$ cat design/flow/run.sh
#!/bin/bash
# the make line also repeats each setting of config.mk as NAME=value (left out here)
make -C /OpenROAD-flow-scripts/flow DESIGN_CONFIG=/design/flow/config.mk WORK_HOME=/design/flow/orfs CLKGATE_MAP_FILE= finish
$ cat design/flow/config.mk
export PLATFORM = sky130hd
export DESIGN_NAME = TL_UART
export DESIGN_NICKNAME = TL_UART
export VERILOG_FILES = /design/flow/design.v
export SDC_FILE = /design/flow/constraint.sdc
export NUM_CORES = 4
export LEC_CHECK = 0
export CAP_MARGIN = 0
export CORE_MARGIN = 2
export CORE_UTILIZATION = 72
export CTS_CLUSTER_SIZE = 60
export HOLD_SLACK_MARGIN = -0.08
export PLACE_DENSITY = 0.63
export SLEW_MARGIN = 20
$ cat design/flow/design.v
module fifo_sync #(
    parameter FW = 32,
    parameter DW = 32,
    parameter MD = 0,
    parameter SYNC_RD = 1,
    localparam WT_W = $clog2(FW)-1
) (
    input   wire logic          clk_i,
    input   wire logic          reset_i,
    input   wire logic          wr_en_i,
    input   wire logic [DW-1:0] wr_data_i,
    output  wire logic          full_o,
    input   wire logic          rd_i,
    output  logic      [DW-1:0] rd_data_o,
    output  wire logic          empty_o,
    output  logic               underflow_o,
    output  logic               overflow_o,
    input   wire logic [WT_W:0] threshold_i,
    output  wire logic          threshold_o
);
    reg [DW-1:0] fifo [0:FW-1];
    reg [$clog2(FW):0] read_ptr;
    reg [$clog2(FW):0] write_ptr;
    assign empty_o = (read_ptr == write_ptr);
    assign full_o = (write_ptr[$clog2(FW)] != read_ptr[$clog2(FW)]) & (read_ptr[$clog2(FW)-1:0] == write_ptr[$clog2(FW)-1:0]);
    always_ff @(posedge clk_i) begin
        if (reset_i) begin
            read_ptr <= 0;
            write_ptr <= 0;
        end
        if (~reset_i & wr_en_i & ~full_o) begin
            write_ptr <= write_ptr + 1;
        end
        if (~reset_i & rd_i & ~empty_o) begin
            read_ptr <= read_ptr + 1;
        end
    end
    always_ff @(posedge clk_i) begin
        if (~reset_i & wr_en_i & ~full_o) begin
            fifo[write_ptr[$clog2(FW)-1:0]] <= wr_data_i;
        end
        underflow_o <= empty_o & rd_i;
        overflow_o <= full_o & wr_en_i;
    end
    generate if (SYNC_RD) begin : __sfifo_if_synchronous_reads
        always_ff @(posedge clk_i) begin
            rd_data_o <= fifo[read_ptr[$clog2(FW)-1:0]];
        end
    end else begin : __sfifo_if_synchronous_reads
        assign rd_data_o = fifo[read_ptr[$clog2(FW)-1:0]];
    end endgenerate
    generate if (MD==0) begin : __sfifo_gen_lt
        assign threshold_o = (write_ptr[$clog2(FW)-1:0]-read_ptr[$clog2(FW)-1:0]) < threshold_i;
    end else if (MD==1) begin : __sfifo_gen_mt
        assign threshold_o = (write_ptr[$clog2(FW)-1:0]-read_ptr[$clog2(FW)-1:0]) > threshold_i;
    end else if (MD==3) begin : __sfifo_gen_le
        assign threshold_o = (write_ptr[$clog2(FW)-1:0]-read_ptr[$clog2(FW)-1:0]) <= threshold_i;
    end else if (MD==2) begin : __sfifo_gen_me
        assign threshold_o = (write_ptr[$clog2(FW)-1:0]-read_ptr[$clog2(FW)-1:0]) >= threshold_i;
    end endgenerate
endmodule
module tl_skdbf #(
    parameter DW   = 8,
    parameter SYNC = 0
) (
    input  wire logic          clk_i,
    input  wire logic          rst_i,
    input  wire logic          combinational_ready_i,
    output logic      [DW-1:0] cycle_data_o,
    output logic               cycle_vld_o,
    output logic               registered_ready_o,
    input  wire logic [DW-1:0] registered_data_i,
    input  wire logic          registered_vld_i
);
  reg [DW-1:0] held_data;
  reg held_vld;
  wire hold_data;
  assign hold_data = !combinational_ready_i & registered_ready_o & cycle_vld_o & registered_vld_i;
  assign registered_ready_o = !held_vld;
  always_ff @(posedge clk_i) begin
    if (rst_i) begin
      held_vld  <= '0;
      held_data <= '0;
    end else if (hold_data) begin
      held_data <= registered_data_i;
      held_vld  <= 1'b1;
    end else if (combinational_ready_i) begin
      held_vld <= '0;
    end
  end
  generate
    if (SYNC) begin : __skdbf_if_sync
      always_ff @(posedge clk_i) begin
        cycle_data_o <= held_vld ? held_data : registered_data_i;
        cycle_vld_o  <= rst_i ? 1'b0 : held_vld | registered_vld_i;
      end
    end else begin : __skdbf_if_async
      assign cycle_data_o = held_vld ? held_data : registered_data_i;
      assign cycle_vld_o  = held_vld | registered_vld_i;
    end
  endgenerate
endmodule
module uart_tx (
    input  wire        clock,
    input  wire        resetn,
    input  wire [15:0] bauddiv_i,      
    input  wire        tx_i,
    input  wire [ 7:0] tx_byte_i,
    output wire        tx_dequeue_o,
    output wire        tx_o,
    output wire        tx_busy_o
);
  reg start_q, byte_q, stop_q, cmpl_q, tx_q;
  reg [15:0] counter_q;
  reg [7:0] tx_byte_q;
  reg [2:0] byte_cnt_q;
  wire zero;
  assign zero = counter_q == 16'd0;
  assign tx_o = tx_q;
  assign tx_dequeue_o = cmpl_q;
  assign tx_busy_o = start_q | byte_q | stop_q | cmpl_q;
  always_ff @(posedge clock)
    if (!resetn || !(start_q || byte_q || stop_q) || zero || cmpl_q) counter_q <= bauddiv_i;
    else counter_q <= counter_q - 1'b1;
  always_ff @(posedge clock)
    if (!resetn || !(start_q | stop_q | byte_q | cmpl_q)) tx_q <= 1'b1;
    else if (cmpl_q) tx_q <= 1'b1;
    else if (stop_q) tx_q <= 1'b1;
    else if (byte_q) tx_q <= tx_byte_q[0];
    else if (start_q) tx_q <= 1'b0;
  always_ff @(posedge clock)
    if (!resetn || cmpl_q) start_q <= 1'b0;
    else if (!start_q) start_q <= tx_i;
  always_ff @(posedge clock)
    if (!resetn || cmpl_q) byte_q <= 1'b0;
    else if (!byte_q) byte_q <= start_q && zero;
  always_ff @(posedge clock)
    if (!resetn || cmpl_q) stop_q <= 1'b0;
    else if (!stop_q) stop_q <= byte_q && zero && (byte_cnt_q == 3'd7);
  always_ff @(posedge clock)
    if (!resetn || cmpl_q) byte_cnt_q <= 3'd0;
    else if (byte_q && zero) byte_cnt_q <= byte_cnt_q + 3'd1;
  always_ff @(posedge clock)
    if (!resetn || (tx_i && !start_q)) tx_byte_q <= tx_byte_i;
    else if (byte_q && zero) tx_byte_q <= {1'b0, tx_byte_q[7:1]};
  always_ff @(posedge clock)
    if (!resetn || cmpl_q) cmpl_q <= 1'b0;
    else if (!cmpl_q) cmpl_q <= stop_q && zero;
endmodule
module uart_rx (
    input  wire        clock,
    input  wire        resetn,
    input  wire [15:0] bauddiv_i,   
    input  wire        rx_i,
    output wire [ 7:0] rx_byte_o,
    output wire        rx_o,
    output wire        rx_busy_o
);
  (* ASYNC_REG = "TRUE" *) reg rx_q, rx_qq;
  reg sample_q, start_q, stop_q, hbit_q, cmpl_q;
  reg [15:0] counter_q;
  reg [ 7:0] rx_byte_q;
  reg [ 2:0] byte_cnt_q;
  wire rx, zero, sample_en, shift_en, last_shift;
  assign rx = !rx_qq;
  assign zero = counter_q == '0;
  assign sample_en = counter_q == {1'b0, bauddiv_i[15:1]};
  assign shift_en = zero && sample_q && start_q && !stop_q;
  assign last_shift = byte_cnt_q == 3'd7 && shift_en;
  assign rx_o = cmpl_q;
  assign rx_byte_o = rx_byte_q;
  assign rx_busy_o = sample_q | start_q | stop_q | hbit_q | cmpl_q;
  always_ff @(posedge clock)
    if (!resetn) rx_q <= 1'b1;
    else rx_q <= rx_i;
  always_ff @(posedge clock)
    if (!resetn) rx_qq <= 1'b1;
    else rx_qq <= rx_q;
  always_ff @(posedge clock)
    if ((!rx & !(sample_q | start_q)) || zero || !resetn || (sample_en & sample_q & rx & !start_q) || rx_o)
      counter_q <= bauddiv_i;
    else counter_q <= counter_q - 1'b1;
  always_ff @(posedge clock)
    if (rx_o || !resetn) sample_q <= 1'b0;
    else if (!sample_q) sample_q <= rx;
  always_ff @(posedge clock)
    if (rx_o || !resetn) start_q <= 1'b0;
    else if (!start_q) start_q <= sample_en & sample_q & rx;
  always_ff @(posedge clock)
    if (rx_o || !resetn) rx_byte_q <= 8'd0;
    else if (shift_en) rx_byte_q <= {rx_qq, rx_byte_q[7:1]};
  always_ff @(posedge clock)
    if (rx_o || !resetn) byte_cnt_q <= 3'd0;
    else if (shift_en) byte_cnt_q <= byte_cnt_q + 1'b1;
  always_ff @(posedge clock)
    if (rx_o || !resetn) stop_q <= 1'b0;
    else if (!stop_q) stop_q <= last_shift;
  always_ff @(posedge clock)
    if (rx_o || !resetn) hbit_q <= 1'b0;
    else if (stop_q && (counter_q == '0)) hbit_q <= 1'b1;
  always_ff @(posedge clock)
    if (rx_o || !resetn) cmpl_q <= 1'b0;
    else if (hbit_q && (counter_q == {1'b0, bauddiv_i[15:1]})) cmpl_q <= 1'b1;
endmodule
`default_nettype none
module TL_UART #(
    parameter [15:0] C_DEFAULT_BAUD_RATE = 16'd868,
    parameter C_DEFAULT_TX_ON = 1,
    parameter C_DEFAULT_RX_ON = 1,
    parameter C_TILELINK_ID_WIDTH = 1
) (
    input  wire                           uart_clock_i,
    input  wire                           uart_reset_i,
    input  wire [                    2:0] uart_a_opcode,
    input  wire [                    2:0] uart_a_param,
    input  wire [                    2:0] uart_a_size,
    input  wire [C_TILELINK_ID_WIDTH-1:0] uart_a_source,
    input  wire [                   11:0] uart_a_address,
    input  wire [                    3:0] uart_a_mask,
    input  wire [                   31:0] uart_a_data,
    input  wire                           uart_a_corrupt,
    input  wire                           uart_a_valid,
    output wire                           uart_a_ready,
    output wire [                    2:0] uart_d_opcode,
    output wire [                    1:0] uart_d_param,
    output wire [                    2:0] uart_d_size,
    output wire [C_TILELINK_ID_WIDTH-1:0] uart_d_source,
    output wire                           uart_d_denied,
    output wire [                   31:0] uart_d_data,
    output wire                           uart_d_corrupt,
    output wire                           uart_d_valid,
    input  wire                           uart_d_ready,
    input  wire                           UART_RX,
    output wire                           UART_TX,
    output wire                           UART_RX_IRQ,
    output wire                           UART_TX_IRQ
);
  localparam AW = 12;
  localparam IW = C_TILELINK_ID_WIDTH;
  wire          a_ready;
  wire          a_valid;
  wire [   2:0] a_opcode;
  /*verilator lint_off UNUSED*/
  wire [   2:0] a_param;
  /*verilator lint_on UNUSED*/
  wire [   2:0] a_size;
  wire [IW-1:0] a_source;
  wire [  11:0] a_address;
  wire [   3:0] a_mask;
  wire [  31:0] a_data;
  wire          a_corrupt;
  wire          d_ready;
  reg  [   2:0] d_opcode_q;
  reg  [   1:0] d_param_q;
  reg  [   2:0] d_size_q;
  reg  [IW-1:0] d_source_q;
  reg           d_denied_q;
  reg  [  15:0] d_data_q;
  reg           d_corrupt_q;
  reg           d_valid_q;
localparam [2:0] Get = 3'd4;
localparam [2:0] PutFullData = 3'd0;
localparam [2:0] PutPartialData = 3'd1;
localparam [2:0] ArithmeticData = 3'd2;
localparam [2:0] LogicalData = 3'd3;
localparam [2:0] AMOXOR = 3'd0;
localparam [2:0] AMOOR = 3'd1;
localparam [2:0] AMOAND = 3'd2;
localparam [2:0] AMOSWAP = 3'd3;
localparam [2:0] AMOMIN = 3'd0;
localparam [2:0] AMOMAX = 3'd1;
localparam [2:0] AMOMINU = 3'd2;
localparam [2:0] AMOMAXU = 3'd3;
localparam [2:0] AMOADD = 3'd4;
function automatic TL_isWriteTo(input [AW-1:0] address, input [AW-1:0] address_t);
  TL_isWriteTo = (address == address_t) && a_valid && (d_ready || !d_valid_q) && (a_opcode==PutFullData || a_opcode==PutPartialData || a_opcode==ArithmeticData || a_opcode==LogicalData);
endfunction
function automatic TL_isReadTo(input [AW-1:0] address, input [AW-1:0] address_t);
  TL_isReadTo = (address == address_t) && a_valid && (d_ready || !d_valid_q) && (a_opcode == Get || a_opcode==ArithmeticData || a_opcode==LogicalData);
endfunction
function automatic [2:0] TL_RetCode();
  TL_RetCode = (a_opcode == PutFullData || a_opcode == PutPartialData) ? 3'd0 : 3'd1;
endfunction
  assign d_ready = uart_d_ready;
  assign a_ready = d_ready || !d_valid_q;
  assign uart_d_opcode = d_opcode_q;
  assign uart_d_param = d_param_q;
  assign uart_d_size = d_size_q;
  assign uart_d_source = d_source_q;
  assign uart_d_denied = d_denied_q;
  assign uart_d_data = {16'd0, d_data_q};
  assign uart_d_corrupt = d_corrupt_q;
  assign uart_d_valid = d_valid_q;
  tl_skdbf #(
      .DW  (58 + IW),
      .SYNC(0)
  ) skdbf_inst (
      .clk_i(uart_clock_i),
      .rst_i(uart_reset_i),
      .combinational_ready_i(a_ready),
      .cycle_data_o({a_opcode, a_param, a_size, a_source, a_address, a_mask, a_data, a_corrupt}),
      .cycle_vld_o(a_valid),
      .registered_ready_o(uart_a_ready),
      .registered_data_i({
        uart_a_opcode,
        uart_a_param,
        uart_a_size,
        uart_a_source,
        uart_a_address,
        uart_a_mask,
        uart_a_data,
        uart_a_corrupt
      }),
      .registered_vld_i(uart_a_valid)
  );
  localparam [11:0] REG_UART_CTRL = 12'h000;  
  localparam [11:0] REG_UART_STATUS = 12'h004;   
  localparam [11:0] REG_UART_FIFOAX = 12'h008;   
  localparam [11:0] REG_UART_BAUDDIV = 12'h00C;   
  logic [15:0] UARTCTRL_q, UARTSTATS_q, FIFOAX_q, BAUDDIV_q, DATA_r;
  wire tx_dequeue, rx_enqueue, tx_full, tx_empty, rx_full, rx_empty, tx_underflow, tx_overflow, rx_underflow, rx_overflow, rx_threshold, tx_threshold, rx_busy, tx_busy;
  wire [7:0] rx_char, tx_char, rx_head;
  assign FIFOAX_q[7:0] = rx_empty ? 8'd0 : rx_head;
  reg
      RX_q,
      TX_q,
      RX_WATERMARK_IRQ_q,
      TX_WATERMARK_IRQ_q,
      RX_WATERMARK_IRQEN_q,
      TX_WATERMARK_IRQEN_q;
  reg [4:0] RX_WATERMARK_q, TX_WATERMARK_q;
  assign UARTCTRL_q = {
    2'd0, TX_WATERMARK_IRQEN_q, RX_WATERMARK_IRQEN_q, TX_WATERMARK_q, RX_WATERMARK_q, TX_q, RX_q
  };
  assign FIFOAX_q[15:8] = 8'd0;
  assign UARTSTATS_q = {
    8'd0,
    tx_busy,
    TX_WATERMARK_IRQ_q,
    tx_empty,
    tx_full,
    rx_busy,
    RX_WATERMARK_IRQ_q,
    rx_empty,
    rx_full
  };
  assign UART_RX_IRQ = RX_WATERMARK_IRQ_q;
  assign UART_TX_IRQ = TX_WATERMARK_IRQ_q;
  logic [15:0] w_val;
  assign w_val = a_data[15:0];
  always_ff @(posedge uart_clock_i)
    if (uart_reset_i) TX_q <= C_DEFAULT_TX_ON == 1 ? 1'b1 : 1'b0;
    else if (TL_isWriteTo(a_address, REG_UART_CTRL)) TX_q <= w_val[1];
  always_ff @(posedge uart_clock_i)
    if (uart_reset_i) RX_q <= C_DEFAULT_RX_ON == 1 ? 1'b1 : 1'b0;
    else if (TL_isWriteTo(a_address, REG_UART_CTRL)) RX_q <= w_val[0];
  always_ff @(posedge uart_clock_i)
    if (uart_reset_i) RX_WATERMARK_q <= 5'd0;
    else if (TL_isWriteTo(a_address, REG_UART_CTRL)) RX_WATERMARK_q <= w_val[6:2];
  always_ff @(posedge uart_clock_i)
    if (uart_reset_i) TX_WATERMARK_q <= 5'd0;
    else if (TL_isWriteTo(a_address, REG_UART_CTRL)) TX_WATERMARK_q <= w_val[11:7];
  always_ff @(posedge uart_clock_i)
    if (uart_reset_i) RX_WATERMARK_IRQEN_q <= 1'b0;
    else if (TL_isWriteTo(a_address, REG_UART_CTRL)) RX_WATERMARK_IRQEN_q <= w_val[12];
  always_ff @(posedge uart_clock_i)
    if (uart_reset_i) TX_WATERMARK_IRQEN_q <= 1'b0;
    else if (TL_isWriteTo(a_address, REG_UART_CTRL)) TX_WATERMARK_IRQEN_q <= w_val[13];
  always_ff @(posedge uart_clock_i)
    if (uart_reset_i) RX_WATERMARK_IRQ_q <= 1'b0;
    else if (TL_isWriteTo(a_address, REG_UART_STATUS)) RX_WATERMARK_IRQ_q <= w_val[2];
    else if (RX_WATERMARK_IRQEN_q & rx_threshold & !RX_WATERMARK_IRQ_q) RX_WATERMARK_IRQ_q <= 1'b1;
    else if (!RX_WATERMARK_IRQEN_q) RX_WATERMARK_IRQ_q <= 1'b0;
  always_ff @(posedge uart_clock_i)
    if (uart_reset_i) TX_WATERMARK_IRQ_q <= 1'b0;
    else if (TL_isWriteTo(a_address, REG_UART_STATUS)) TX_WATERMARK_IRQ_q <= w_val[6];
    else if (TX_WATERMARK_IRQEN_q & tx_threshold) TX_WATERMARK_IRQ_q <= 1'b1;
    else if (!TX_WATERMARK_IRQEN_q) TX_WATERMARK_IRQ_q <= 1'b0;
  always_ff @(posedge uart_clock_i)
    if (uart_reset_i) BAUDDIV_q <= C_DEFAULT_BAUD_RATE;
    else if (TL_isWriteTo(a_address, REG_UART_BAUDDIV)) BAUDDIV_q <= w_val[15:0];
  always_comb
    if (TL_isReadTo(a_address, REG_UART_CTRL)) DATA_r = UARTCTRL_q;
    else if (TL_isReadTo(a_address, REG_UART_STATUS)) DATA_r = UARTSTATS_q;
    else if (TL_isReadTo(a_address, REG_UART_FIFOAX)) DATA_r = FIFOAX_q;
    else if (TL_isReadTo(a_address, REG_UART_BAUDDIV)) DATA_r = BAUDDIV_q;
    else DATA_r = 16'd0;
  always_ff @(posedge uart_clock_i)
    if (uart_reset_i) begin
      d_valid_q <= 1'b0;
    end else if (a_valid && (d_ready || !d_valid_q)) begin
      d_valid_q <= 1'b1;
      d_opcode_q <= TL_RetCode();
      d_param_q <= '0;
      d_size_q <= a_size;
      d_source_q <= a_source;
      d_denied_q <= 1'b0;
      d_data_q <= DATA_r;
      d_corrupt_q <= 1'b0;
    end else if (d_ready) begin
      d_valid_q <= 1'b0;
    end
  fifo_sync #(
      .FW(32),
      .DW(8),
      .MD(1),
      .SYNC_RD(0)
  ) rx_fifo_inst (
      .clk_i(uart_clock_i),
      .reset_i(uart_reset_i),
      .wr_en_i(UARTCTRL_q[0] & rx_enqueue),
      .wr_data_i(rx_char),
      .full_o(rx_full),
      .rd_i(TL_isReadTo(a_address, REG_UART_FIFOAX)),
      .rd_data_o(rx_head),
      .empty_o(rx_empty),
      .underflow_o(rx_underflow),
      .overflow_o(rx_overflow),
      .threshold_i(UARTCTRL_q[6:2]),
      .threshold_o(rx_threshold)
  );
  fifo_sync #(
      .FW(32),
      .DW(8),
      .MD(1),
      .SYNC_RD(0)
  ) tx_fifo_inst (
      .clk_i(uart_clock_i),
      .reset_i(uart_reset_i),
      .wr_en_i(TL_isWriteTo(a_address, REG_UART_FIFOAX)),
      .wr_data_i(a_data[7:0]),
      .full_o(tx_full),
      .rd_i(tx_dequeue),
      .rd_data_o(tx_char),
      .empty_o(tx_empty),
      .underflow_o(tx_underflow),
      .overflow_o(tx_overflow),
      .threshold_i(UARTCTRL_q[11:7]),
      .threshold_o(tx_threshold)
  );
  uart_rx uart_reciever (
      .clock(uart_clock_i),
      .resetn(!uart_reset_i),
      .bauddiv_i(BAUDDIV_q),
      .rx_i(UART_RX),
      .rx_byte_o(rx_char),
      .rx_o(rx_enqueue),
      .rx_busy_o(rx_busy)
  );
  uart_tx uart_trasmitter (
      .clock(uart_clock_i),
      .resetn(!uart_reset_i),
      .bauddiv_i(BAUDDIV_q),
      .tx_i(UARTCTRL_q[1] & !tx_empty),
      .tx_byte_i(tx_char),
      .tx_dequeue_o(tx_dequeue),
      .tx_o(UART_TX),
      .tx_busy_o(tx_busy)
  );
  /*verilator lint_off UNUSED*/
  wire unused;
  assign unused = (|a_data[31:16]) | tx_underflow | rx_underflow | tx_overflow | rx_overflow | (|a_mask) | a_corrupt;
  /*verilator lint_on UNUSED*/
endmodule
$ cat design/flow/constraint.sdc
create_clock -name core_clock -period 2.63 [get_ports {uart_clock_i}]
set_input_delay 0.5260 -clock core_clock [delete_from_list [all_inputs] [get_ports {uart_clock_i}]]
set_output_delay 0.5260 -clock core_clock [all_outputs]
set_load 0.01 [all_outputs]
==> CHANGELOG.md, run 1 <==
### Physical design

- HP Class: in -> reg
- Dominant cell area share: 58.3%
- Clock network power: 10.1 mW
- Status: complete, but fails checks
- Yosys top cell by area: edfxtp_1
- Biggest consumer: sequential cells
- Min-Delay Startpoint: uart_reset_i
- Per-cell routed wire length: 28.5 µm
- ANT cells: 0
- Reg2reg path depth: 7
- FMAX: 0.366 GHz
- Routed vias: 18000
- TNS Setup: -0.104 ns
- Hold Path Stages: 3
- Comb area: 8890 µm²
- Synth cell types: 69
- Die height: 205 µm
- Cell row count: 73
- Slew HR: 37.7%
- Yosys chip area: 29100 µm²
- WP buf/inv: 2
- Startpoint types: flop
- Synth cell count leaders: 565 x edfxtp_1, 171 x nor2_1, 148 x nand2_1
- DRC: 0
- Nets: 2203
- CP Class: reg -> reg
- Detailed Route WL: 76500 µm
- First-pass GRT wire length: 113000 µm
- Comb power frac: 5.2%
- Largest net degree at the start of global routing: 65
- Top FF cell, synth: edfxtp_1
- Complex Gates by Area: 3.99%
- Register share after synthesis: 67.8%
- Hold slack: 0.379 ns
- CP max stage delay: 0.58 ns
- Yosys warnings: 5
- Syn-to-layout area delta: 17.6%
- Crit path depth: 7
- Tool Warnings: 59
- Asr flop ratio synth: 0%
- Hold endpoint: uart_reciever.start_q
- Flop area: 19700 µm²
- Reg clk slew, reported paths: 0.06 ns
- Pleak: 11.7 nW
- Initial antenna violation count: 2
- Detailed Route Iter0 Violations: 2239
- Pre-Repair DR Iteration Count: 6
- H-tree Lvls: 3
- CP required: 2.97 ns
- Setup repair after global routing missed its margin: true
- Num CTS Buffers: 70
- Fillers: 1719
- Vias in the first global route: 18000
- Slew Limit Fails: 0
- Vias per cell: 6.70
- Number of clock sinks: 702
- Init Core Util: 73.0%
- CP top delay family: AND-OR/OR-AND gates
- Basic Gates by Area: 7.52%
- Psw: 5.06 mW
- Power per cell area: 683 nW/µm²
- Mux frac, synth: 14.5%
- Die width: 205 µm
- Antenna-violating nets left: 0
- Clk latency late pin: 0.62 ns
- Top cells, area: edfxtp_1 58%, mux4_2 11%, dfxtp_1 9.4%
- Final GP Congestion: 0.927
- Crit-path slowest cell: a2111oi_0
- CTS Hold Bufs: 0
- IO Pins: 112
- Crit path top cell by count: buf_4
- Critical Path End: d_data_q[6]
- Worst path arrival time: 3.07 ns
- Sw Share: 21.7%
- Max-capacitance violation count: 0
- Critical Path Sink Type: flop
- Syn avg cell area: 15.9 µm²
- Number of flops mapped to enable cells by yosys: 565
- DP HPWL: 45000 µm
- Yosys Instances: 1828
- Layout violations: setup timing
- Total die size: 42000 µm²
- Logic family by area: multiplexers
- Setup ws final: -0.104 ns
- Final Hold Fails: 0
- Crit path cell chain: buf_4 > mux4_2 > nor2b_1 > a2111oi_0 > buf_4 > o32ai_1 > a22o_1
- Clk pwr share: 43.1%
- CTS tree: built
- Adder share: 1.60%
- Max VDD drop: 0.675 mV
- Setup violators final: 1
- Setup slack, reg-to-reg: -0.10 ns
- Syn Inst Count: 1828
- Combinational group power: 1.21 mW
- Cell Area, Synth: 29100 µm²
- Core ar.: 39800 µm²
- Grt ovf: 0
- Internal: 18.3 mW
- Post-layout period usage of the worst path: 104%
- Slew @ Worst Pin: 0.935 ns
- R2r endpoint: d_data_q[6]
- Clock root buffer: clkbuf_16
- Flops out of synthesis: 702
- Most frequent cell after synthesis: edfxtp_1
- Final min period: 2.73 ns
- Flop+latch power: 12.1 mW
- GRT Total Usage: 37.3%
- Max clock buf depth: 3
- Clock Skews: 0.0272 ns
- Buffers on Ports: 65
- Sequential Power Share: 51.7%
- Crit path max fanout: 7
- Synth Area in XOR/XNOR: 2.23%
[what timing repair did]
item	4_1_cts	5_1_grt
setup endpoints to repair	284	201
buffers inserted	2	8
cloned	0	0
gates resized	12	25
endpoints found under the hold margin	0	0
pin swaps	1	12
[final cells by class]
| class | instances | area share, % |
|---|---|---|
| inverter | 36 | 0.402 |
| clock buffer | 89 | 5.45 |
| clock inverter | 39 | 1.24 |
| tap | 525 | 1.92 |
| timing repair buffer | 289 | 7.38 |
| sequential | 702 | 57.6 |
| multi-input combinational | 1004 | 26.0 |
[through the flow]
step | total power, mW | cells | area, µm² | utilization, % | worst slack, ns
2_1_floorplan | 13.0 | 1849 | 29200 | - | 0.0805
3_3_place_gp | 13.4 | 2545 | 31700 | 79.6 | -0.458
3_5_place_dp | 13.4 | 2545 | 31700 | 79.6 | -0.508
4_1_cts | 23.3 | 2675 | 34100 | 85.5 | 0.0148
5_1_grt | 23.8 | 2684 | 34200 | 85.9 | -0.0950
6_report | 23.4 | 2684 | 34200 | 85.9 | -0.104
[layer usage]
| layer | routed length [µm] | GRT usage [%] | vias to the layer above |
|---|---|---|---|
| li1 | - | - | 7502 |
| met1 | 27200 | 48.8 | 8948 |
| met2 | 38000 | 61.3 | 1266 |
| met3 | 7300 | 7.29 | 270 |
| met4 | 4060 | 17.3 | 2 |
| met5 | 13 | 0 | - |
==> run 2, diff against run 1 <==
CAP_MARGIN = 25   (was 0)
CORE_ASPECT_RATIO = 0.97   (was not set)
CORE_UTILIZATION = 55   (was 72)
CTS_CLUSTER_SIZE = 39   (was 60)
HOLD_SLACK_MARGIN = not set   (was -0.08)
MAX_ROUTING_LAYER = met4   (was not set)
PLACE_DENSITY = not set   (was 0.63)
PLACE_DENSITY_LB_ADDON = 0.06   (was not set)
clock period = 5.15 ns   (was 2.63 ns; I/O delays follow)
==> run 2 against run 1 <==
Compared with the run above: the run now finishes clean; clock power decreased by about 50%; first-iteration DRC count shrank 42%; synthesized area unchanged; synthesized cell count is the same; worst setup slack improved by 1.6 ns; register-to-register slack better by 1.7 ns; combinational power is about 60% lower; critical path type is now in -> reg.
==> CHANGELOG.md, run 2 <==
### Physical design

- Flops out of synthesis: 702 (unchanged)
- Setup ws final: 1.54 ns (was -0.104 ns)
- Logic family by area: multiplexers (unchanged)
- Detailed Route Iter0 Violations: 1294 (was 2239)
- Startpoint types: input pin (was flop)
- Die width: 238 µm (was 205 µm)
- Syn avg cell area: 15.9 µm² (unchanged)
- R2r endpoint: rx_fifo_inst.fifo[25][0] (was d_data_q[6])
- Psw: 2.38 mW (was 5.06 mW)
- Clk pwr share: 43.1% (about the same)
- Most frequent cell after synthesis: edfxtp_1 (unchanged)
- Adder share: 1.60% (unchanged)
- CTS tree: built (unchanged)
- Placed instance area: 30500 µm² (was 31700 µm²)
- Clock Skews: 0.0148 ns (was 0.0272 ns)
- Non-Filler Instances: 2661 (was 2684)
- Basic Gates by Area: 7.52% (unchanged)
- Final Hold Fails: 0 (unchanged)
- Post-layout period usage of the worst path: 70.2% (was 104%)
- Largest net degree at the start of global routing: 44 (was 65)
- Setup violators final: 0 (was 1)
- Per-cell routed wire length: 23.5 µm (was 28.5 µm)
- Cell row count: 83 (was 73)
- Post-CTS resize count: 0 (was 12)
- Worst path arrival time: 3.83 ns (was 3.07 ns)
- TNS Setup: 0 ns (was -0.104 ns)
- Power per cell area: 357 nW/µm² (was 683 nW/µm²)
- Synth cell count leaders: 565 x edfxtp_1, 171 x nor2_1, 148 x nand2_1 (unchanged)
- Final instance area: 32800 µm² (was 34200 µm²)
- Reg2reg path depth: 6 (was 7)
- Dpl ws: 0.958 ns (was -0.508 ns)
- Status: finished clean (was complete, but fails checks)
- Crit-path slowest cell: nor2_1 (was a2111oi_0)
- CP Class: in -> reg (was reg -> reg)
- Init Core Util: 55.4% (was 73.0%)
- Buffers on Ports: 65 (unchanged)
- Yosys warnings: 5 (unchanged)
- Number of clock sinks: 702 (unchanged)
- Top FF cell, synth: edfxtp_1 (unchanged)
- Mux frac, synth: 14.5% (unchanged)
- Clk latency late pin: 0.60 ns (was 0.62 ns)
- FF-to-FF Start: rx_fifo_inst.write_ptr[2]
- Crit path depth: 7 (unchanged)
- Antenna-violating nets left: 0 (unchanged)
- Total die size: 54700 µm² (was 42000 µm²)
- GRT Total Usage: 24.0% (was 37.3%)
- Final total power: 11.7 mW (was 23.4 mW)
- Reg clk slew, reported paths: 0.06 ns (about the same)
- Core ar.: 52500 µm² (was 39800 µm²)
- Hold slack: 0.408 ns (was 0.379 ns)
- ANT cells: 0 (unchanged)
- IO Pins: 112 (unchanged)
- Number of flops mapped to enable cells by yosys: 565 (unchanged)
- Nets: 2030 (was 2203)
- Vias in the first global route: 15600 (was 18000)
- Pre-Repair DR Iteration Count: 5 (was 6)
- DRC: 0 (unchanged)
- Hold endpoint: uart_reciever.rx_qq (was uart_reciever.start_q)
- Sequential Power Share: 52.8% (was 51.7%)
- Final GP Congestion: 0.884 (was 0.927)
- Synth Area in XOR/XNOR: 2.23% (unchanged)
- Die height: 231 µm (was 205 µm)
- Routed vias: 15700 (was 18000)
- First-pass GRT wire length: 95400 µm (was 113000 µm)
- Sw Share: 20.3% (was 21.7%)
- Synth cell types: 69 (unchanged)
- Slew @ Worst Pin: 0.982 ns (was 0.935 ns)
- Cell Area, Synth: 29100 µm² (unchanged)
- Hold Path Stages: 1 (was 3)
- Combinational group power: 484 µW (was 1.21 mW)
- Clock root buffer: clkbuf_16 (unchanged)
- FMAX: 0.277 GHz
- Comb power frac: 4.1% (was 5.2%)
- Setup Buffers After CTS: 0 (was 2)
- Pleak: 10.7 nW (was 11.7 nW)
- Yosys top cell by area: edfxtp_1 (unchanged)
- CP max stage delay: 0.73 ns (was 0.58 ns)
- Critical path startpoint: uart_a_valid
- Max-capacitance violation count: 0 (unchanged)
- H-tree Lvls: 3 (unchanged)
- Vias per cell: 5.90 (was 6.70)
- Internal: 9.36 mW (was 18.3 mW)
- Yosys Instances: 1828 (unchanged)
- Grt ovf: 0 (unchanged)
- Critical Path End: tx_fifo_inst.fifo[18][0] (was d_data_q[6])
- WP buf/inv: 1 (was 2)
- Dominant cell area share: 58.3% (unchanged)
- Inst Count DP: 2533 (was 2545)
- Fin util: 62.5% (was 85.9%)
- Asr flop ratio synth: 0% (unchanged)
- Slew HR: 32.7% (was 37.7%)
- Max clock buf depth: 3 (unchanged)
- Min-Delay Startpoint: uart_reciever.rx_q (was uart_reset_i)
- Biggest consumer: sequential cells (unchanged)
- Flop+latch power: 6.20 mW (was 12.1 mW)
- Critical Path Sink Type: flop (unchanged)
- Num CTS Buffers: 71 (was 70)
- Setup slack, reg-to-reg: 1.56 ns (was -0.10 ns)
- Clock network power: 5.05 mW (was 10.1 mW)
- Slew Limit Fails: 0 (unchanged)
- Initial antenna violation count: 0 (was 2)
- Crit path cell chain: clkdlybuf4s50_1 > nor2b_1 > nand4_1 > a221oi_4 > and2_1 > nand2_1 > nor2_1 (was buf_4 > mux4_2 > nor2b_1 > a2111oi_0 > buf_4 > o32ai_1 > a22o_1)
- DP HPWL: 40500 µm (was 45000 µm)
- Final min period: 3.61 ns
- Top cells, area: edfxtp_1 58%, mux4_2 11%, dfxtp_1 9.4% (unchanged)
- Crit path max fanout: 8 (was 7)
- CP required: 5.37 ns (was 2.97 ns)
- Detailed Route WL: 62500 µm (was 76500 µm)
- Register share after synthesis: 67.8% (unchanged)
- CTS Hold Bufs: 0 (unchanged)
- Syn Inst Count: 1828 (unchanged)
- Max VDD drop: 0.287 mV (was 0.675 mV)
- HP Class: reg -> reg (was in -> reg)
- Complex Gates by Area: 3.99% (unchanged)
- Yosys chip area: 29100 µm² (unchanged)
- Setup repair after global routing missed its margin: false (was true)
- Syn-to-layout area delta: 12.9% (was 17.6%)
- CP top delay family: simple AND/OR/NAND/NOR gates (was AND-OR/OR-AND gates)
- Tool Warnings: 56 (was 59)
==> run 2: layout make-up <==
cell class | instances | area [µm²]
Tap cell | 680 | 851
Fill cell | 3793 | 19700
Inverter | 36 | 135
Timing Repair Buffer | 115 | 1120
Clock inverter | 26 | 295
Sequential cell | 702 | 19700
Clock buffer | 98 | 1960
Multi-Input combinational cell | 1004 | 8760
==> run 2: metal layers <==
| metal | GRT usage [%] | part of all wire, % | vias up |
|---|---|---|---|
| met1 | 33.4 | 45 | 8131 |
| met3 | 3.72 | 4.4 | 95 |
| met2 | 37.8 | 49 | 341 |
| met4 | 5.39 | 2.0 | 0 |
| met5 | - | 0 | - |
| li1 | - | - | 7146 |
==> run 3, diff against run 2 <==
ABC_AREA = 0   (was not set)
CAP_MARGIN = 10   (was 25)
CORE_ASPECT_RATIO = not set   (was 0.97)
CORE_UTILIZATION = 72   (was 55)
CTS_CLUSTER_DIAMETER = 356   (was not set)
CTS_CLUSTER_SIZE = 32   (was 39)
HOLD_SLACK_MARGIN = 0.3   (was not set)
MAX_ROUTING_LAYER = not set   (was met4)
PLACE_DENSITY = 0.64   (was not set)
PLACE_DENSITY_LB_ADDON = not set   (was 0.06)
SETUP_SLACK_MARGIN = 0.13   (was not set)
clock period = 2.63 ns   (was 5.15 ns; I/O delays follow)
==> run 3 against run 2 <==
Compared with the run above: routed wire length increased by 13%; combinational power rose to 2.5 times the previous value; sequential share of layout area decreased by 0.39 points; via count grew 9.7%; final cell count down 1.5%; clock-buffer cell count fell by 54; clock skew up 0.014 ns; synthesized area is the same; design area grew 0.67%; clock power about the same; critical path type is now reg -> reg; largest cell class unchanged.
==> CHANGELOG.md, run 3 <==
### Physical design

- Cell Area, Synth: 29100 µm² (unchanged)
- Syn Inst Count: 1828 (unchanged)
- Startpoint types: flop (was input pin)
- CP Class: reg -> reg (was in -> reg)
- FMAX: 0.390 GHz
- Max-capacitance violation count: 0 (unchanged)
- Slew Limit Fails: 0 (unchanged)
- Slew HR: 35.1% (was 32.7%)
- Detailed Route Iter0 Violations: 2230 (was 1294)
- Dominant cell area share: 58.3% (unchanged)
- Setup violators final: 0 (unchanged)
- Final total power: 18.3 mW (was 11.7 mW)
- Number of flops mapped to enable cells by yosys: 565 (unchanged)
- CP required: 3.20 ns (was 5.37 ns)
- Clock root buffer: clkbuf_16 (unchanged)
- H-tree Lvls: 1 (was 3)
- WP buf/inv: 2 (was 1)
- Most frequent cell after synthesis: edfxtp_1 (unchanged)
- Yosys Instances: 1828 (unchanged)
- Die height: 205 µm (was 231 µm)
- Nets: 2177 (was 2030)
- R2r endpoint: RX_WATERMARK_IRQ_q (was rx_fifo_inst.fifo[25][0])
- Reg2reg path depth: 12 (was 6)
- Final GP Congestion: 0.941 (was 0.884)
- Critical Path Sink Type: flop (unchanged)
- Init Core Util: 73.0% (was 55.4%)
- CP max stage delay: 0.42 ns (was 0.73 ns)
- Pleak: 11.1 nW (was 10.7 nW)
- Cell row count: 73 (was 83)
- Grt ovf: 0 (unchanged)
- Die width: 205 µm (was 238 µm)
- Top cells, area: edfxtp_1 58%, mux4_2 11%, dfxtp_1 9.4% (unchanged)
- Basic Gates by Area: 7.52% (unchanged)
- Setup repair after global routing missed its margin: true (was false)
- Post-layout period usage of the worst path: 97.6% (was 70.2%)
- FF-to-FF Start: rx_fifo_inst.write_ptr[0] (was rx_fifo_inst.write_ptr[2])
- Min-Delay Startpoint: uart_reciever.rx_q (unchanged)
- Fillers: 1996 (was 3793)
- Mux frac, synth: 14.5% (unchanged)
- Slew @ Worst Pin: 0.974 ns (was 0.982 ns)
- Asr flop ratio synth: 0% (unchanged)
- Final Hold Fails: 0 (unchanged)
- Pre-Repair DR Iteration Count: 5 (unchanged)
- Max clock buf depth: 3 (unchanged)
- Clock network power: 5.04 mW (was 5.05 mW)
- Core ar.: 39800 µm² (was 52500 µm²)
- Buffers on Ports: 65 (unchanged)
- Logic family by area: multiplexers (unchanged)
- Flop+latch power: 12.1 mW (was 6.20 mW)
- Routed vias: 17200 (was 15700)
- Final min period: 2.57 ns
- Yosys chip area: 29100 µm² (unchanged)
- Total die size: 42000 µm² (was 54700 µm²)
- Sw Share: 21.5% (was 20.3%)
- Combinational group power: 1.22 mW (was 484 µW)
- Clk latency late pin: 0.62 ns (was 0.60 ns)
- Clock Skews: 0.0288 ns (was 0.0148 ns)
- Critical path startpoint: rx_fifo_inst.write_ptr[0] (was uart_a_valid)
- Tool Warnings: 61 (was 56)
- Syn-to-layout area delta: 13.7% (was 12.9%)
- Yosys top cell by area: edfxtp_1 (unchanged)
- Initial antenna violation count: 1 (was 0)
- First-pass GRT wire length: 104000 µm (was 95400 µm)
- Top FF cell, synth: edfxtp_1 (unchanged)
- Number of clock sinks: 702 (unchanged)
- Max VDD drop: 0.701 mV (was 0.287 mV)
- Comb power frac: 6.6% (was 4.1%)
- Hold Path Stages: 1 (unchanged)
- Crit path top cell by count: inv_2
- Largest net degree at the start of global routing: 37 (was 44)
- HP Class: reg -> reg (unchanged)
- Num CTS Buffers: 25 (was 71)
- Synth cell count leaders: 565 x edfxtp_1, 171 x nor2_1, 148 x nand2_1 (unchanged)
- DP HPWL: 44900 µm (was 40500 µm)
- Synth Area in XOR/XNOR: 2.23% (unchanged)
- Antenna-violating nets left: 0 (unchanged)
- DRC: 0 (unchanged)
- Sequential Power Share: 65.9% (was 52.8%)
- Crit path depth: 12 (was 7)
- Worst path arrival time: 3.13 ns (was 3.83 ns)
- Per-cell routed wire length: 27.0 µm (was 23.5 µm)
- CTS tree: built (unchanged)
- Crit-path slowest cell: edfxtp_1 (was nor2_1)
- Setup ws final: 0.0628 ns (was 1.54 ns)
- Psw: 3.94 mW (was 2.38 mW)
- Reg clk slew, reported paths: 0.12 ns (was 0.06 ns)
- Yosys warnings: 5 (unchanged)
- Flops out of synthesis: 702 (unchanged)
- Synth cell types: 69 (unchanged)
- Adder share: 1.60% (unchanged)
- Critical Path End: RX_WATERMARK_IRQ_q (was tx_fifo_inst.fifo[18][0])
- Complex Gates by Area: 3.99% (unchanged)
- Vias in the first global route: 16800 (was 15600)
- Status: finished clean (unchanged)
- Register share after synthesis: 67.8% (unchanged)
- Power per cell area: 554 nW/µm² (was 357 nW/µm²)
- IO Pins: 112 (unchanged)
- CP top delay family: adder cells (was simple AND/OR/NAND/NOR gates)
- Clk pwr share: 27.5% (was 43.1%)
- Detailed Route WL: 70700 µm (was 62500 µm)
- Crit path cell chain: inv_2 > ha_4 > inv_2 > fa_2 > a21o_1 > a21oi_2 > xor2_1 > ha_1 > and4_1 > a2bb2oi_2 > o211ai_1 > a21oi_1 (was clkdlybuf4s50_1 > nor2b_1 > nand4_1 > a221oi_4 > and2_1 > nand2_1 > nor2_1)
- GRT Total Usage: 33.8% (was 24.0%)
- Dpl ws: -0.475 ns (was 0.958 ns)
- Crit path max fanout: 2 (was 8)
- Internal: 14.4 mW (was 9.36 mW)
- Syn avg cell area: 15.9 µm² (unchanged)
- Vias per cell: 6.58 (was 5.90)
- Hold endpoint: uart_reciever.rx_qq (unchanged)
- Biggest consumer: sequential cells (unchanged)
- Setup slack, reg-to-reg: 0.06 ns (was 1.56 ns)
[run 3: cell type report]
| cell class | count | area (µm²) | area share (%) |
|---|---|---|---|
| flip-flops and latches | 702 | 19700 | 59.7 |
| diodes | 1 | 2.50 | 0.00757 |
| multi-input cells | 1004 | 9070 | 27.4 |
| repair buffers | 308 | 2760 | 8.35 |
| clock buffers | 44 | 697 | 2.11 |
| clock inverters | 2 | 13.8 | 0.0416 |
| well taps | 525 | 657 | 1.99 |
| inverters | 36 | 135 | 0.409 |
[run 3: what timing repair did]
item / 4_1_cts / 5_1_grt
pin swaps: 6 / 10
setup buffers: 11 / 10
hold buffers: 1 / 0
endpoints found under the hold margin: 4 / 0
setup endpoints to repair: 463 / 445
gates resized: 27 / 51
gates cloned: 1 / 0
[run 3: metrics by stage]
step | util (%) | cells | hold slack (ns) | cell area (µm²) | TNS, ns
floorplan | - | 1849 | 0.389 | 29200 | 0
global placement | 79.7 | 2551 | 0.403 | 31800 | -95.58
detailed placement | 79.7 | 2551 | 0.396 | 31800 | -105.97
CTS | 82.2 | 2610 | 0.427 | 32700 | -0.193
global route | 83.0 | 2621 | 0.439 | 33100 | -0.00830
finish | 83.0 | 2622 | 0.427 | 33100 | 0
[run 3: per-layer routing]
layer / wire length [µm] / part of all wire [%] / global-route usage [%] / vias up
li1: - / - / - / 7404
met1: 26600 / 38 / 47.6 / 8688
met2: 35400 / 50 / 55.9 / 989
met3: 5900 / 8.3 / 4.55 / 162
met4: 2760 / 3.9 / 11.3 / 2
met5: 9 / 0.013 / 0 / -
==> run 4, diff against run 3 <==
ABC_AREA = 1   (was 0)
CAP_MARGIN = 25   (was 10)
CELL_PAD_IN_SITES_GLOBAL_PLACEMENT = 1   (was not set)
CORE_ASPECT_RATIO = 0.93   (was not set)
CORE_UTILIZATION = 60   (was 72)
CTS_CLUSTER_DIAMETER = 191   (was 356)
CTS_CLUSTER_SIZE = 88   (was 32)
GPL_TIMING_DRIVEN = 0   (was not set)
HOLD_SLACK_MARGIN = 0.17   (was 0.3)
MAX_ROUTING_LAYER = met4   (was not set)
MIN_ROUTING_LAYER = met2   (was not set)
PLACE_DENSITY = not set   (was 0.64)
PLACE_DENSITY_LB_ADDON = 0.2   (was not set)
SETUP_SLACK_MARGIN = not set   (was 0.13)
TNS_END_PERCENT = 65   (was not set)
clock period = 5.15 ns   (was 2.63 ns; I/O delays follow)
==> run 4 against run 3 <==
Compared with the run above: the flow now stops in 5_1_grt; synthesized cell count is 59% higher; die area is 24% higher; synthesized area is 3.9% higher.
==> CHANGELOG.md, run 4 <==
### Changed

- Status: stopped before the end (was finished clean)
- Exit stage: 5_1_grt
- First error: [ERROR GRT-0116] Global routing finished with congestion. Check the congestion regions in the DRC Viewer.
- Num CTS Buffers: 11 (was 25)
- Top cells, area: edfxtp_1 56%, dfxtp_1 9.1%, nand2_1 6.2% (was edfxtp_1 58%, mux4_2 11%, dfxtp_1 9.4%)
- Mux frac, synth: 0.0662% (was 14.5%)
- Total die size: 52200 µm² (was 42000 µm²)
- Yosys chip area: 30200 µm² (was 29100 µm²)
- Register share after synthesis: 65.2% (was 67.8%)
- Adder share: 1.54% (was 1.60%)
- Cell Area, Synth: 30200 µm² (was 29100 µm²)
- Number of flops mapped to enable cells by yosys: 565 (unchanged)
- IO Pins: 112 (unchanged)
- Synth cell count leaders: 565 x edfxtp_1, 501 x nand2_1, 421 x nor2_1 (was 565 x edfxtp_1, 171 x nor2_1, 148 x nand2_1)
- Top FF cell, synth: edfxtp_1 (unchanged)
- Yosys Instances: 2901 (was 1828)
- H-tree Lvls: 1 (unchanged)
- Inst Count DP: 3639 (was 2551)
- DP HPWL: 63000 µm (was 44900 µm)
- Clock root buffer: clkbuf_16 (unchanged)
- Core ar.: 49900 µm² (was 39800 µm²)
- Post-CTS resize count: 0 (was 27)
- Setup Buffers After CTS: 0 (was 11)
- Yosys top cell by area: edfxtp_1 (unchanged)
- GRT Total Usage: 58.2%
- Number of clock sinks: 702 (unchanged)
- Cell row count: 79 (was 73)
- Synth Area in XOR/XNOR: 1.54% (was 2.23%)
- Die height: 220 µm (was 205 µm)
- CTS Hold Bufs: 0 (was 1)
- Grt ovf: 10
- Most frequent cell after synthesis: edfxtp_1 (unchanged)
- Flops out of synthesis: 702 (unchanged)
- Buffers on Ports: 64 (was 65)
- Die width: 237 µm (was 205 µm)
- Basic Gates by Area: 16.8% (was 7.52%)
- Syn Inst Count: 2901 (was 1828)
- Asr flop ratio synth: 0% (unchanged)
- Complex Gates by Area: 9.33% (was 3.99%)
- Yosys warnings: 5 (unchanged)
- Synth cell types: 49 (was 69)
- Logic family by area: simple AND/OR/NAND/NOR gates (was multiplexers)
- Dominant cell area share: 56.1% (was 58.3%)
- Final GP Congestion: 1.05 (was 0.941)
- Syn avg cell area: 10.4 µm² (was 15.9 µm²)
- Max clock buf depth: 3 (unchanged)
- Init Core Util: 60.6% (was 73.0%)
run 4: per-stage QoR:
step	power [mW]	worst slack, ns	area, µm²	hold WS [ns]
2_1_floorplan	6.71	1.82	30300	0.389
3_3_place_gp	6.98	0.215	31800	0.392
3_5_place_dp	7.01	1.18	31900	0.394
4_1_cts	8.78	1.78	32200	0.450
run 4: per-layer routing:
| metal | overflow | track usage [%] |
|---|---|---|
| met2 | 1 | 66.9 |
| met5 | - | - |
| met1 | - | - |
| met4 | 0 | 19.9 |
| met3 | 9 | 69.8 |
==> run 5, diff against run 4 <==
ABC_AREA = not set   (was 1)
CELL_PAD_IN_SITES_GLOBAL_PLACEMENT = 3   (was 1)
CORE_ASPECT_RATIO = 0.97   (was 0.93)
CORE_UTILIZATION = 41   (was 60)
CTS_CLUSTER_DIAMETER = not set   (was 191)
CTS_CLUSTER_SIZE = 71   (was 88)
PLACE_DENSITY_LB_ADDON = 0.06   (was 0.2)
==> run 5 against run 4 <==
Compared with the run above: synthesized cell count is 37% lower; now clean on timing, DRC and antenna; die area grew 40%; synthesized area is 3.8% lower.
==> CHANGELOG.md, run 5 <==
### Physical design

- Logic family by area: multiplexers (was simple AND/OR/NAND/NOR gates)
- Worst path arrival time: 4.57 ns
- Number of flops mapped to enable cells by yosys: 565 (unchanged)
- Grt ovf: 0
- H-tree Lvls: 3 (was 1)
- DRC: 0
- Num CTS Buffers: 76 (was 11)
- Clk latency late pin: 0.64 ns
- Max clock buf depth: 3 (unchanged)
- Yosys Instances: 1828 (was 2901)
- Syn avg cell area: 15.9 µm² (was 10.4 µm²)
- Buffers on Ports: 65 (was 64)
- Setup Buffers After CTS: 0 (unchanged)
- CP max stage delay: 0.82 ns
- Psw: 2.72 mW
- Syn-to-layout area delta: 15.5%
- Vias in the first global route: 23900
- Status: finished clean (was stopped before the end)
- Dominant cell area share: 58.3% (was 56.1%)
- Largest net degree at the start of global routing: 35
- Hold slack: 0.404 ns
- Tool Warnings: 56
- Power per cell area: 366 nW/µm²
- Setup violators final: 0
- Flop+latch power: 6.17 mW
- Initial antenna violation count: 0
- Cell row count: 96 (was 79)
- Pre-Repair DR Iteration Count: 6
- Complex Gates by Area: 3.99% (was 9.33%)
- CP top delay family: simple AND/OR/NAND/NOR gates
- Slew HR: 33.2%
- Sequential Power Share: 50.1%
- Nets: 2099
- Number of clock sinks: 702 (unchanged)
- Detailed Route Iter0 Violations: 2615
- Per-cell routed wire length: 25.1 µm
- Slew Limit Fails: 0
- Register share after synthesis: 67.8% (was 65.2%)
- Final min period: 4.31 ns
- DP HPWL: 50600 µm (was 63000 µm)
- Yosys warnings: 5 (unchanged)
- Vias per cell: 6.98
- Detailed Route WL: 75400 µm
- CTS tree: built
- Top FF cell, synth: edfxtp_1 (unchanged)
- Clock Skews: 0.0284 ns
- Core ar.: 70500 µm² (was 49900 µm²)
- Clock root buffer: clkbuf_16 (unchanged)
- Sw Share: 22.1%
- Reg2reg path depth: 7
- Basic Gates by Area: 7.52% (was 16.8%)
- CP Class: reg -> reg
- Yosys top cell by area: edfxtp_1 (unchanged)
- Critical Path Sink Type: flop
- Syn Inst Count: 1828 (was 2901)
- Synth cell types: 69 (was 49)
- Clock network power: 5.57 mW
- FMAX: 0.232 GHz
- Crit path max fanout: 10
- Reg clk slew, reported paths: 0.06 ns
- Hold endpoint: uart_reciever.rx_qq
- IO Pins: 112 (unchanged)
- Antenna-violating nets left: 0
- Total die size: 73100 µm² (was 52200 µm²)
- Routed vias: 20900
- R2r endpoint: tx_fifo_inst.fifo[1][0]
- Critical path startpoint: skdbf_inst.held_vld
- Startpoint types: flop
- Min-Delay Startpoint: uart_reciever.rx_q
- GRT Total Usage: 32.0%
- Post-layout period usage of the worst path: 83.7%
- Hold Path Stages: 1
- Most frequent cell after synthesis: edfxtp_1 (unchanged)
- Clk pwr share: 45.2%
- Setup repair after global routing missed its margin: false
- Cell Area, Synth: 29100 µm² (was 30200 µm²)
- Setup slack, reg-to-reg: 0.84 ns
- Slew @ Worst Pin: 0.998 ns
- FF-to-FF Start: skdbf_inst.held_vld
- Yosys chip area: 29100 µm² (was 30200 µm²)
- Mux frac, synth: 14.5% (was 0.0662%)
- Max VDD drop: 0.308 mV
- Post-CTS resize count: 0 (unchanged)
- Die width: 274 µm (was 237 µm)
- Internal: 9.60 mW
- HP Class: reg -> reg
- Biggest consumer: sequential cells
- Max-capacitance violation count: 0
- Critical Path End: tx_fifo_inst.fifo[1][0]
- WP buf/inv: 1
- Init Core Util: 41.3% (was 60.6%)
- Pleak: 10.9 nW
- Flops out of synthesis: 702 (unchanged)
- Comb power frac: 4.7%
- Adder share: 1.60% (was 1.54%)
- Final GP Congestion: 0.926 (was 1.05)
- Crit-path slowest cell: nor2_1
- Fin util: 47.7%
- CTS Hold Bufs: 0 (unchanged)
- Synth cell count leaders: 565 x edfxtp_1, 171 x nor2_1, 148 x nand2_1 (was 565 x edfxtp_1, 501 x nand2_1, 421 x nor2_1)
- Top cells, area: edfxtp_1 58%, mux4_2 11%, dfxtp_1 9.4% (was edfxtp_1 56%, dfxtp_1 9.1%, nand2_1 6.2%)
- CP required: 5.41 ns
- Crit path depth: 7
- Die height: 266 µm (was 220 µm)
- Asr flop ratio synth: 0% (unchanged)
- Crit path cell chain: buf_2 > mux2i_1 > nand3_1 > nor3_1 > and2_1 > nand2_1 > nor2_1
- Combinational group power: 579 µW
- First-pass GRT wire length: 109000 µm
- Final Hold Fails: 0
- Synth Area in XOR/XNOR: 2.23% (was 1.54%)
run 5: routing by layer:
metal	track usage (%)	vias up	share of wire [%]
met1	-	7464	0
li1	-	7258	-
met4	5.41	0	4.1
met5	-	-	0
met2	37.3	5897	55
met3	41.2	304	41
run 5: cell type report:
type,count,area [µm²]
Tap cell,931,1160
Inverter,36,135
Sequential cell,702,19700
Antenna cell,5,12.5
Buffer,107,578
Timing Repair Buffer,72,726
Fill cell,6096,36900
Clock inverter,45,487
Clock buffer,96,2040
Multi-Input combinational cell,1004,8750
run 5: through the flow:
step                      power, mW  area [µm²]  setup WS (ns)  instances  TNS [ns]
final                          12.3       33600          0.838       2998         0
after global routing           12.7       33600          0.602       2993         0
after CTS                      12.4       33600          0.728       2990         0
after detailed placement       6.85       31000         0.0591       2849         0
after global placement         6.85       31000          -1.25       2845    -26.30
after floorplan                6.62       29200           1.78       1849         0
==> run 6, diff against run 5 <==
ABC_AREA = 1   (was not set)
CAP_MARGIN = 20   (was 25)
CELL_PAD_IN_SITES_GLOBAL_PLACEMENT = not set   (was 3)
CORE_ASPECT_RATIO = 0.92   (was 0.97)
CORE_UTILIZATION = 72   (was 41)
CTS_CLUSTER_SIZE = not set   (was 71)
GPL_TIMING_DRIVEN = not set   (was 0)
HOLD_SLACK_MARGIN = not set   (was 0.17)
MAX_ROUTING_LAYER = not set   (was met4)
MIN_ROUTING_LAYER = not set   (was met2)
PLACE_DENSITY = 0.6   (was not set)
PLACE_DENSITY_LB_ADDON = not set   (was 0.06)
SETUP_SLACK_MARGIN = 1.92   (was not set)
TNS_END_PERCENT = not set   (was 65)
clock period = 6.86 ns   (was 5.15 ns; I/O delays follow)
==> run 6 against run 5 <==
Compared with the run above: register-to-register slack better by 2.6 ns; non-clock buffer count fell by 85; clock skew decreased by 0.0016 ns; largest power group unchanged.
==> CHANGELOG.md, run 6 <==
### Physical design

- Reg2reg path depth: 9 (was 7)
- R2r endpoint: d_data_q[1] (was tx_fifo_inst.fifo[1][0])
- Reg clk slew, reported paths: 0.06 ns (about the same)
- DP HPWL: 43500 µm (was 50600 µm)
- FMAX: 0.234 GHz
- Comb area: 8950 µm² (was 8750 µm²)
- Dominant cell area share: 56.1% (was 58.3%)
- Slew Limit Fails: 0 (unchanged)
- Fillers: 2428 (was 6096)
- Total die size: 43600 µm² (was 73100 µm²)
- Setup repair after global routing missed its margin: false (unchanged)
- CTS tree: built (unchanged)
- Clock Skews: 0.0268 ns (was 0.0284 ns)
- Flops out of synthesis: 702 (unchanged)
- Detailed Route Iter0 Violations: 2695 (was 2615)
- Flop+latch power: 4.65 mW (was 6.17 mW)
- Slew HR: 28.8% (was 33.2%)
- Max VDD drop: 0.217 mV (was 0.308 mV)
- Num CTS Buffers: 69 (was 76)
- Pre-Repair DR Iteration Count: 8 (was 6)
- Yosys warnings: 5 (unchanged)
- Final min period: 4.27 ns
- Grt ovf: 0 (unchanged)
- Clk pwr share: 42.5% (was 45.2%)
- IO Pins: 112 (unchanged)
- Mux frac, synth: 0.0662% (was 14.5%)
- Max clock buf depth: 3 (unchanged)
- Crit path depth: 6 (was 7)
- Crit path cell chain: clkdlybuf4s50_1 > inv_2 > nand4_1 > inv_1 > nand2_1 > nor2_1 (was buf_2 > mux2i_1 > nand3_1 > nor3_1 > and2_1 > nand2_1 > nor2_1)
- Crit-path slowest cell: inv_2 (was nor2_1)
- Adder share: 1.54% (was 1.60%)
- Internal: 6.96 mW (was 9.60 mW)
- Critical path startpoint: uart_reset_i (was skdbf_inst.held_vld)
- Critical Path End: rx_fifo_inst.fifo[24][1] (was tx_fifo_inst.fifo[1][0])
- Final total power: 8.89 mW (was 12.3 mW)
- Top cells, area: edfxtp_1 56%, dfxtp_1 9.1%, nand2_1 6.2% (was edfxtp_1 58%, mux4_2 11%, dfxtp_1 9.4%)
- Antenna-violating nets left: 0 (unchanged)
- Routed vias: 21600 (was 20900)
- Init Core Util: 73.5% (was 41.3%)
- Syn avg cell area: 10.4 µm² (was 15.9 µm²)
- CP max stage delay: 0.75 ns (was 0.82 ns)
- Vias in the first global route: 20500 (was 23900)
- Syn Inst Count: 2901 (was 1828)
- Post-CTS resize count: 0 (unchanged)
- Setup slack, reg-to-reg: 3.40 ns (was 0.84 ns)
- Hold endpoint: uart_reciever.rx_qq (unchanged)
- Buffers on Ports: 65 (unchanged)
- Final GP Congestion: 0.890 (was 0.926)
- Power per cell area: 266 nW/µm² (was 366 nW/µm²)
- Register share after synthesis: 65.2% (was 67.8%)
- WP buf/inv: 3 (was 1)
- Vias per cell: 6.13 (was 6.98)
- Psw: 1.93 mW (was 2.72 mW)
- Nets: 3014 (was 2099)
- Crit path max fanout: 67 (was 10)
- Cell row count: 71 (was 96)
- Critical Path Sink Type: flop (unchanged)
- FF-to-FF Start: skdbf_inst.held_vld (unchanged)
- Max-capacitance violation count: 0 (unchanged)
- Status: finished clean (unchanged)
- Complex Gates by Area: 9.33% (was 3.99%)
- CP Class: in -> reg (was reg -> reg)
- Biggest consumer: sequential cells (unchanged)
- Setup Buffers After CTS: 0 (unchanged)
- DRC: 0 (unchanged)
- Basic Gates by Area: 16.8% (was 7.52%)
- CTS Hold Bufs: 0 (unchanged)
- Yosys Instances: 2901 (was 1828)
- Sw Share: 21.7% (was 22.1%)
- Logic family by area: simple AND/OR/NAND/NOR gates (was multiplexers)
- Hold Path Stages: 1 (unchanged)
- H-tree Lvls: 3 (unchanged)
- Largest net degree at the start of global routing: 114 (was 35)
- First-pass GRT wire length: 110000 µm (was 109000 µm)
- Synth Area in XOR/XNOR: 1.54% (was 2.23%)
- Number of clock sinks: 702 (unchanged)
- Clock root buffer: clkbuf_16 (unchanged)
- Sequential Power Share: 52.3% (was 50.1%)
- Setup violators final: 0 (unchanged)
- Yosys chip area: 30200 µm² (was 29100 µm²)
- Cell Area, Synth: 30200 µm² (was 29100 µm²)
- CP required: 7.08 ns (was 5.41 ns)
- GRT Total Usage: 32.6% (was 32.0%)
- Yosys top cell by area: edfxtp_1 (unchanged)
- Inst Count DP: 3389 (was 2849)
- Die height: 201 µm (was 266 µm)
- Most frequent cell after synthesis: edfxtp_1 (unchanged)
- HP Class: reg -> reg (unchanged)
- Per-cell routed wire length: 20.3 µm (was 25.1 µm)
- Detailed Route WL: 71400 µm (was 75400 µm)
- Slew @ Worst Pin: 1.07 ns (was 0.998 ns)
- Non-Filler Instances: 3519 (was 2998)
- Syn-to-layout area delta: 10.3% (was 15.5%)
- Final Hold Fails: 0 (unchanged)
- TNS Setup: 0 ns (unchanged)
- Setup ws final: 2.59 ns (was 0.838 ns)
- Comb power frac: 5.2% (was 4.7%)
- Die width: 218 µm (was 274 µm)
- Synth cell count leaders: 565 x edfxtp_1, 501 x nand2_1, 421 x nor2_1 (was 565 x edfxtp_1, 171 x nor2_1, 148 x nand2_1)
- Synth cell types: 49 (was 69)
- Clk latency late pin: 0.61 ns (was 0.64 ns)
- Flop area: 19700 µm² (about the same)
- Min-Delay Startpoint: uart_reciever.rx_q (unchanged)
- Startpoint types: input pin (was flop)
- Initial antenna violation count: 1 (was 0)
- Combinational group power: 465 µW (was 579 µW)
- Top FF cell, synth: edfxtp_1 (unchanged)
- Tool Warnings: 61 (was 56)
- Pleak: 12.6 nW (was 10.9 nW)
- CP top delay family: simple AND/OR/NAND/NOR gates (unchanged)
- Core ar.: 41100 µm² (was 70500 µm²)
- Number of flops mapped to enable cells by yosys: 565 (unchanged)
- Post-layout period usage of the worst path: 62.3% (was 83.7%)
- Clock network power: 3.77 mW (was 5.57 mW)
- Asr flop ratio synth: 0% (unchanged)
- Worst path arrival time: 4.50 ns (was 4.57 ns)
- Dpl ws: 2.10 ns (was 0.0591 ns)
==> run 6: per-layer routing <==
layer  global-route usage (%)  up-vias  routed length [µm]
met4                     11.0        0                2310
met2                     52.4     1154               34200
met3                     7.32      193                6980
met1                     44.5    10300               27800
met5                        0        -                   0
li1                         -     9974                   -
==> run 6: final cells by class <==
cell class                 count  area share [%]
antenna                        1         0.00750
sequential                   702            59.1
clock buffer                  97            5.78
tap                          547            2.05
clock inverter                31           0.976
inverter                     221            2.49
multi-input combinational   1826            26.8
timing repair buffer          94            2.72
==> run 6: per-stage QoR <==
| stage | util, % | area, µm² | hold slack (ns) |
|---|---|---|---|
| after floorplan | - | 30300 | 0.389 |
| after global placement | 75.4 | 31000 | 0.392 |
| after detailed placement | 75.6 | 31100 | 0.425 |
| after CTS | 81.0 | 33300 | 0.447 |
| after global routing | 81.1 | 33300 | 0.455 |
| final | 81.1 | 33300 | 0.442 |
Power is estimated from default activity; no workload was simulated.
